Design SNN, start of the top module:
module SNN(
	clk,
	rst_n,
	in_valid,
	img,
	ker,
	weight,
	out_valid,
	out_data
);
input clk;
input rst_n;
input in_valid;
input [7:0] img;
input [7:0] ker;
input [7:0] weight;
output reg out_valid;
output reg [9:0] out_data;
genvar x, y;
reg [6:0] count_in;
wire [2:0] count_in_x;
wire [1:0] count_in_y;
wire [2:0] count_row;
reg [7:0] image[2:0][5:0];
reg [7:0] kernel[8:0];
reg [7:0] fc_weight[3:0];
reg conv_in_valid;
wire conv_out_valid;
reg [63:0] next_conv_in;
reg [71:0] conv_in;
wire [19:0] conv_out;
wire [7:0] conv_quantize_out;
wire conv_quantize_out_valid;
wire [7:0] max_pool_out;
wire max_pool_out_valid;
wire [16:0] fc_out_1;
wire [16:0] fc_out_2;
wire fc_out_valid;
wire [7:0] fc_quantization_out_1;
wire [7:0] fc_quantization_out_2;
wire fc_quantization_out_valid;
wire [9:0] l1_out;
wire l1_out_valid;
assign count_in_x = count_in % 'd6;
assign count_in_y = (count_in / 'd6) % 'd3;
assign count_row = (count_in / 'd6) % 'd6;
always@(posedge clk or negedge rst_n) begin
	if(!rst_n)
		count_in <= 0;
	else if(in_valid)
		count_in <= count_in + 1;
	else
		count_in <= 0;
end
  ...
Size in the first run: roughly 6400 cells after synthesis, roughly 38 I/O pins, roughly 57000 sq um of cells after synthesis.
make LEC_CHECK=0 CAP_MARGIN=20 CORE_MARGIN=2 CORE_UTILIZATION=58 SLEW_MARGIN=20 finish   # period 13.5 ns
run.sh (not shown) runs the stock make flow with config.mk's settings and CLKGATE_MAP_FILE=.
The starting point produced a layout that fails on negative setup slack.
Change:
ABC_AREA = 1   (was unset)
CORE_UTILIZATION = 70   (was 58)
MAX_ROUTING_LAYER = met4   (was unset)
SETUP_SLACK_MARGIN = 0.55   (was unset)
clock period = 15.7 ns   (was 13.5 ns; I/O delays follow)
Outcome:
- Now the flow failed in global routing (5_1_grt), error GRT-0232
- die size goes down by 18%
- area after synthesis falls by 1.7%
- synthesized cell count climbs by 14%
Change:
ABC_AREA = unset   (was 1)
CORE_UTILIZATION = 66   (was 70)
CTS_CLUSTER_SIZE = 95   (was unset)
MAX_ROUTING_LAYER = unset   (was met4)
PLACE_DENSITY = 0.37   (was unset)
SETUP_SLACK_MARGIN = unset   (was 0.55)
clock period = 15.4 ns   (was 15.7 ns; I/O delays follow)
The changed run finished with negative setup slack left.
Synthesized area is higher by 1.7%.
Synthesized cell count is lower by 13%.
Die size is higher by 7.7%.
Change:
ABC_AREA = 1   (was unset)
CORE_UTILIZATION = 53   (was 66)
CTS_CLUSTER_SIZE = unset   (was 95)
PLACE_DENSITY = unset   (was 0.37)
clock period = 9.16 ns   (was 15.4 ns; I/O delays follow)
Effect: Now the flow died in global routing (5_1_grt), error GRT-0232; synthesized area falls by about 1.7%; die size rises by about 22%; synthesized cell count rises by 14%.

---

## v20
SNN again, from the RTL that the note above started with.
Settings: LEC_CHECK=0, ABC_AREA=1, CAP_MARGIN=20, CELL_PAD_IN_SITES_GLOBAL_PLACEMENT=0, CORE_MARGIN=2, CORE_UTILIZATION=68, CTS_CLUSTER_DIAMETER=30, CTS_CLUSTER_SIZE=33, GPL_TIMING_DRIVEN=1, MAX_ROUTING_LAYER=met4, SLEW_MARGIN=20, TNS_END_PERCENT=35; clock period 15.6 ns.
For v20, the flow was terminated by a tool error in global routing and produced no final design.
Relative to v20, the following input files were edited for v46:
Settings: a deleted ABC_AREA that had been 1; a deleted MAX_ROUTING_LAYER that had been met4; a change of CORE_UTILIZATION from 68 to 65.
--- outcome ---
- v46 finished every stage; the final checks, however, were not passed, the failures being negative setup slack.
- Delta (v46 minus v20): synthesized area per cell now larger; count of mapped cells out of synthesis now smaller.
- Changes observed in v46 relative to v20: proportion of synthesized chip area in sequential cells saw a decrease; setup slack at placement saw an increase; fraction of the mapped netlist area in simple logic gates saw a decrease; weighted congestion at the end of routability-driven global placement saw a decrease.
- Taking v20 as the reference, in v46 maximum buffer depth of the clock tree roughly the same; synthesized-area fraction occupied by xor and xnor cells higher.
- Total clock buffers created by CTS, v46 vs v20: down by a few percent
- Sort v20 and v46 by compound-cell area share of the yosys netlist, descending, and v46 comes first.
Modified inputs, v32 compared to v46
Settings: removing TNS_END_PERCENT (formerly 35); changing CORE_UTILIZATION from 65 to 40; removing GPL_TIMING_DRIVEN (formerly 1); removing CELL_PAD_IN_SITES_GLOBAL_PLACEMENT (formerly 0); removing CTS_CLUSTER_DIAMETER (formerly 30); removing CTS_CLUSTER_SIZE (formerly 33); changing the clock period (ns, I/O delays scaled along) from 15.6 to 17.0.
[summary]
- v32: done, clean on timing, DRC and antenna
- | total track usage | higher: v46 |
- Re cell internal power dissipation: v46 was higher than v32.
- Summary of the comparison: maximum fanout count along the critical path is higher in v32, relative to v46.
- In v32, wire length after detailed routing is lower than in v46.
- Of the two values seen for highest metal layer with signal wires, met5 was produced by v32 and met4 by v46.
- v46 has lower portion of total power attributed to combinational logic than v32.
- Looking at part of the cycle the worst path needs across v46 and v32, the one that comes out higher is v46.
> inputs changed (v32 -> v11)
Settings: CORE_MARGIN changed from 2 to 10; MIN_ROUTING_LAYER newly set to met2; CELL_PAD_IN_SITES_DETAIL_PLACEMENT newly set to 0; MAX_ROUTING_LAYER newly set to met5; TNS_END_PERCENT newly set to 25; HOLD_SLACK_MARGIN newly set to 0.17; SETUP_SLACK_MARGIN newly set to 2.36; GPL_TIMING_DRIVEN newly set to 0; GPL_ROUTABILITY_DRIVEN newly set to 0; SLEW_MARGIN changed from 20 to 10.
Findings:
- What ended v11 was a tool error in global routing; the run never finished.
- Comparing v32 against v11, there is no change at all in net count after synthesis.
- Delta (v11 minus v32): chip width went up, post-placement worst setup slack moved down, number of setup buffers added after CTS picked up an extra 186, floorplan core area held, detailed placement HPWL +about 1.2%.
- Between v11 and v32, the number of buffers added by the clock tree synthesis step is higher for v32.
- In the metrics for v11 and v32, the one carrying the lower area enclosed by the die boundary is v32.
- As far as chip area in the Yosys report goes, v32 and v11 are indistinguishable; the numbers are identical.
- On placed standard-cell area, the higher figure sits with v11, not v32.
- Number of gates resized after CTS on v11 is up relative to v32.
Input changes introduced in v9 (baseline for comparison: v11):
Settings: a deleted MAX_ROUTING_LAYER that had been met5; a deleted CELL_PAD_IN_SITES_DETAIL_PLACEMENT that had been 0; a deleted SETUP_SLACK_MARGIN that had been 2.36; an added ABC_AREA of 1; a deleted GPL_TIMING_DRIVEN that had been 0; an added CTS_CLUSTER_SIZE of 98; a change of SLEW_MARGIN from 10 to 20; a deleted GPL_ROUTABILITY_DRIVEN that had been 0; an added PLACE_DENSITY of 0.38; a change of CORE_MARGIN from 10 to 2; a deleted HOLD_SLACK_MARGIN that had been 0.17; a change of CORE_UTILIZATION from 40 to 72; a deleted MIN_ROUTING_LAYER that had been met2; a change of TNS_END_PERCENT from 25 to 40; a change of the clock period (ns, I/O delays scaled along) from 17.0 to 10.3.
[summary]
v9 got as far as global routing, where a tool error ended the run. Summary — post-synthesis share of cell area spent on and-or and or-and gates, v9 relative to v11: lower, by 5.6 points. Per the comparison of v9 with v11, synthesized cell count +920, buffer depth of the longest clock path ~0 delta, share of synthesized area spent on multiplexers -1.6 points. Comparing die width for v9 and v11, the bigger number came from v11. Post-synthesis simple-gate area fraction, v9 and v11: larger value in v9. Relative to v11, the area figure in the yosys stat output of v9 is lower by 1.7%. Compare v9 and v11 | post-placement cell area lower: v11. Number of setup buffers added after CTS of v9 falls short of that of v11 by more than a quarter.
### v9 -> v38
Settings: a deleted ABC_AREA that had been 1; a deleted TNS_END_PERCENT that had been 40; a change of CORE_UTILIZATION from 72 to 40; a deleted CTS_CLUSTER_SIZE that had been 98; a deleted PLACE_DENSITY that had been 0.38; a change of the clock period (ns, I/O delays scaled along) from 10.3 to 16.5.
### Flow results
v38 finished end to end and its layout was clean on timing, DRC and antenna.
v38 vs. v9: number of buffers inserted by post-CTS setup repair went down by 134.
Standard cell area after detailed placement of v38 falls short of that of v9 by more than 10%.
v38 against v9: post-synthesis average cell area rose by 1.3 um^2; portion of the post-synthesis area used by sequential elements saw a decrease.

---

Starting RTL as in the previous note.
export LEC_CHECK = 0
export ABC_AREA = 1
export CAP_MARGIN = 20
export CORE_ASPECT_RATIO = 1.82
export CORE_MARGIN = 2
export CORE_UTILIZATION = 70
export SETUP_SLACK_MARGIN = 0.55
export SLEW_MARGIN = 20
create_clock -name core_clock -period 15.7 [get_ports {clk}]
The baseline ended with an error in global routing (5_1_grt).
Change:
- CORE_ASPECT_RATIO: 1.82 -> unset
- CORE_UTILIZATION: 70 -> 58
- PLACE_DENSITY_LB_ADDON: unset -> 0.07
- SETUP_SLACK_MARGIN: 0.55 -> 3.97
- clock period: 15.7 -> 13.5 ns (I/O delays scaled with it)
=> The changed run failed in global routing (5_1_grt). Area after synthesis is unchanged. Synthesized cell count does not change. Die area rose by about a fifth.
Change:
- CORE_UTILIZATION: 58 -> 72
- CTS_CLUSTER_SIZE: unset -> 13
- HOLD_SLACK_MARGIN: unset -> 0.3
- PLACE_DENSITY_LB_ADDON: 0.07 -> 0.06
- SETUP_SLACK_MARGIN: 3.97 -> unset
- clock period: 13.5 -> 11.2 ns (I/O delays scaled with it)
After rerunning:
- The changed run ended with an error in global routing (5_1_grt)
- area after synthesis does not change
- synthesized cell count stays the same
- die area falls by about a fifth
Change:
- CTS_CLUSTER_DIAMETER: unset -> 355
- CTS_CLUSTER_SIZE: 13 -> 14
- HOLD_SLACK_MARGIN: 0.3 -> unset
The changed run aborted during global routing (5_1_grt) (GRT-0116). Die area is unchanged. Synthesized cell count stays the same. Area after synthesis does not change.
Change:
- ABC_AREA: 1 -> unset
- CTS_CLUSTER_DIAMETER: 355 -> unset
- CTS_CLUSTER_SIZE: 14 -> unset
- PLACE_DENSITY_LB_ADDON: 0.06 -> unset
- clock period: 11.2 -> 16.5 ns (I/O delays scaled with it)
After rerunning: The changed run did not get past global routing (5_1_grt). Synthesized area climbs by 1.7%. Die size increases by about 1.7%. Synthesized cell count drops by about 13%.
Change:
- CORE_MARGIN: 2 -> 4
- CORE_UTILIZATION: 72 -> 23
- PLACE_DENSITY: unset -> 0.85
- clock period: 16.5 -> 17.0 ns (I/O delays scaled with it)
Result: The new run ran to the end with no violations; synthesized cell count stays the same; die size rose to 3.1 times its value; synthesized area is unchanged.

---

SNN again, from the RTL that the note above started with.
clock: 11.2 ns
lec_check: 0
abc_area: 1
cap_margin: 20
core_margin: 2
core_utilization: 72
hold_slack_margin: 0.3
place_density_lb_addon: 0.06
slew_margin: 20
tns_end_percent: 5
The starting point did not get past global routing (5_1_grt) (GRT-0116).
==> next run, changes <==
Settings changed: HOLD_SLACK_MARGIN 0.3 to default, TNS_END_PERCENT 5 to default.
Clock period 11.2 ns to 13.7 ns, I/O delays scaled along.
Effect: The changed run ended with an error in global routing (5_1_grt) with GRT-0116; die size does not change; synthesized area is unchanged; synthesized cell count does not change.
==> next run, changes <==
Settings changed: CORE_UTILIZATION 72 to 70, MAX_ROUTING_LAYER from default to met4, PLACE_DENSITY_LB_ADDON 0.06 to default, SETUP_SLACK_MARGIN from default to 0.55.
Clock period 13.7 ns to 15.8 ns, I/O delays scaled along.
What happened:
- The new run ended with an error in global routing (5_1_grt) on GRT-0232
- die area went up by 2.8%
- area after synthesis does not change
- synthesized cell count stays the same

---

SNN again, from the RTL that the note above started with.
==> flow/config.mk <==
export PLATFORM = sky130hd
export DESIGN_NAME = SNN
export DESIGN_NICKNAME = SNN
export VERILOG_FILES = /design/flow/design.v
export SDC_FILE = /design/flow/constraint.sdc
export NUM_CORES = 4
export LEC_CHECK = 0
export ABC_AREA = 1
export CAP_MARGIN = 20
export CELL_PAD_IN_SITES_DETAIL_PLACEMENT = 2
export CELL_PAD_IN_SITES_GLOBAL_PLACEMENT = 0
export CORE_MARGIN = 9
export CORE_UTILIZATION = 32
export CTS_CLUSTER_DIAMETER = 138
export CTS_CLUSTER_SIZE = 49
export GPL_ROUTABILITY_DRIVEN = 0
export GPL_TIMING_DRIVEN = 1
export MAX_ROUTING_LAYER = met5
export MIN_ROUTING_LAYER = met2
export PLACE_DENSITY_LB_ADDON = 0.24
export SLEW_MARGIN = 20
export TNS_END_PERCENT = 15
==> flow/constraint.sdc <==
create_clock -name core_clock -period 11.0 [get_ports {clk}]
set_input_delay 2.2000 -clock core_clock [delete_from_list [all_inputs] [get_ports {clk}]]
set_output_delay 2.2000 -clock core_clock [all_outputs]
set_load 0.01 [all_outputs]
The starting point ended with an error in 5_1_grt.
Then changed:
Settings changed: CELL_PAD_IN_SITES_DETAIL_PLACEMENT 2 to not set, CORE_MARGIN 9 to 2, CORE_UTILIZATION 32 to 58, CTS_CLUSTER_DIAMETER 138 to 30, CTS_CLUSTER_SIZE 49 to 33, GPL_ROUTABILITY_DRIVEN 0 to not set, MAX_ROUTING_LAYER met5 to not set, MIN_ROUTING_LAYER met2 to not set, PLACE_DENSITY_LB_ADDON 0.24 to not set, TNS_END_PERCENT 15 to 35.
Clock period 11.0 ns to 9.16 ns, I/O delays scaled along.
After rerunning: The new run did not get past 5_1_grt on GRT-0232. Die size decreases by 48%. Synthesized cell count stays the same. Synthesized area stays the same.
No activity file was given, so power comes from the tool's default toggle rates.
